==> trial 86 <==
==> flow/design.v <==
module mul_A (CLK, RESETn, a, b, y);
	parameter bw = 32;
	input [bw-1:0] a, b;
	input CLK;
	input RESETn;
	output [2*bw-1:0] y;
	reg [bw-1:0] a_pipe [bw-1:0];
	reg [bw-1:0] b_pipe [bw-1:0];
	reg [2*bw-1:0] partials [bw-1:0];
	genvar i, j;
	for(i=0; i<bw; i=i+1) begin : gen1
		always@(posedge CLK) begin
			if(!RESETn) begin
				a_pipe[i] <= 0;
				b_pipe[i] <= 0;
				partials[i] <= 0;
			end
			else begin
				if(i==0) begin
					a_pipe[i] <= a;
					b_pipe[i] <= b;
					partials[i] <=(a_pipe[i][i] ? b_pipe[i] << i : 0);
				end
				else begin
					a_pipe[i] <= a_pipe[i-1];
					b_pipe[i] <= b_pipe[i-1];
					partials[i] <=(a_pipe[i][i] ? b_pipe[i] << i : 0) + partials[i-1];
				end				
			end
		end
	end
	assign y = partials[bw-1];
endmodule
==> flow/run.sh <==
#!/bin/bash
# the make line also repeats each setting of config.mk as NAME=value (left out here)
make -C /OpenROAD-flow-scripts/flow DESIGN_CONFIG=/design/flow/config.mk WORK_HOME=/design/flow/orfs CLKGATE_MAP_FILE= finish
==> flow/config.mk <==
export PLATFORM = sky130hd
export DESIGN_NAME = mul_A
export DESIGN_NICKNAME = mul_A
export VERILOG_FILES = /design/flow/design.v
export SDC_FILE = /design/flow/constraint.sdc
export NUM_CORES = 4
export LEC_CHECK = 0
export ABC_AREA = 1
export CAP_MARGIN = 20
export CORE_ASPECT_RATIO = 1.28
export CORE_MARGIN = 2
export CORE_UTILIZATION = 72
export CTS_CLUSTER_SIZE = 10
export SETUP_SLACK_MARGIN = 0.29
export SLEW_MARGIN = 20
==> flow/constraint.sdc <==
create_clock -name core_clock -period 4.08 [get_ports {CLK}]
set_input_delay 0.8160 -clock core_clock [delete_from_list [all_inputs] [get_ports {CLK}]]
set_output_delay 0.8160 -clock core_clock [all_outputs]
set_load 0.01 [all_outputs]
==> inputs of trial 40, as changes to trial 86 <==
ABC_AREA = default   (was 1)
CORE_ASPECT_RATIO = default   (was 1.28)
CTS_CLUSTER_SIZE = default   (was 10)
PLACE_DENSITY = 0.95   (was default)
SETUP_SLACK_MARGIN = 0.21   (was 0.29)
==> flow/constraint.sdc (replaced) <==
create_clock -name core_clock -period 3.64 [get_ports {CLK}]
set_input_delay 0.7280 -clock core_clock [delete_from_list [all_inputs] [get_ports {CLK}]]
set_output_delay 0.7280 -clock core_clock [all_outputs]
set_load 0.01 [all_outputs]
==> inputs of build 1, as changes to trial 86 <==
ABC_AREA = 0   (was 1)
CELL_PAD_IN_SITES_DETAIL_PLACEMENT = 0   (was default)
CELL_PAD_IN_SITES_GLOBAL_PLACEMENT = 0   (was default)
CORE_ASPECT_RATIO = 1.81   (was 1.28)
CTS_CLUSTER_DIAMETER = 27   (was default)
CTS_CLUSTER_SIZE = 100   (was 10)
GPL_TIMING_DRIVEN = 1   (was default)
HOLD_SLACK_MARGIN = -0.09   (was default)
MAX_ROUTING_LAYER = met5   (was default)
PLACE_DENSITY_LB_ADDON = 0.19   (was default)
SETUP_SLACK_MARGIN = 0.6   (was 0.29)
TNS_END_PERCENT = 50   (was default)
==> flow/constraint.sdc (replaced) <==
create_clock -name core_clock -period 2.49 [get_ports {CLK}]
set_input_delay 0.4980 -clock core_clock [delete_from_list [all_inputs] [get_ports {CLK}]]
set_output_delay 0.4980 -clock core_clock [all_outputs]
set_load 0.01 [all_outputs]
==> notes.md <==
Results of the implementation run.

The overall die height came out at 587 µm. It got as far as 4_1_cts and failed there. Dividing the synthesized area by the synthesized cell count gives 9.46 µm². The run stopped with a tool error. According to the floorplan report, the die width is 326 µm. The number of nets at floorplan is 15.4k. Counting tap cells, the placed design contains a total of 18.5k instances.

The first error in the log reads "[ERROR DPL-0033] detailed placement checks failed during check placement". The area figure in the yosys stat output came out at 135000 µm². The worst slack after detailed placement is -1.01 ns. The starting density of the core is 0.725. In this run, the synthesized area fraction spent on AND-OR/OR-AND gates is recorded as 0.131.
the above is filed under build 1

==> notes.md <==
Here are the numbers from the latest Yosys + OpenROAD run.

The fraction of the mapped netlist area in compound gates is 0.0601. The overall die width is 429 µm. The overall die height came out at 548 µm. The number of placed instances, taps included, is 29.4k. According to the Yosys statistics, the synthesized design has a chip area of 166000 µm². The run finished with no timing, DRC or antenna violations. At the floorplan stage, the core utilization is reported as 0.724.
the above is filed under trial 86

==> notes.md <==
Here are the numbers from the latest Yosys + OpenROAD run.

The final tally of setup violations is 1. The starting density of the core is 0.727. The flow ran to the end, but the layout failed its checks.

The final worst-path setup slack is -0.118 ns. Averaged over all synthesized cells, the footprint is 9.46 µm². The fraction of the mapped netlist area in compound gates is 0.131.

The overall die height is 437 µm. The overall die width is 437 µm. The checks that failed were setup timing.
the above is filed under trial 40

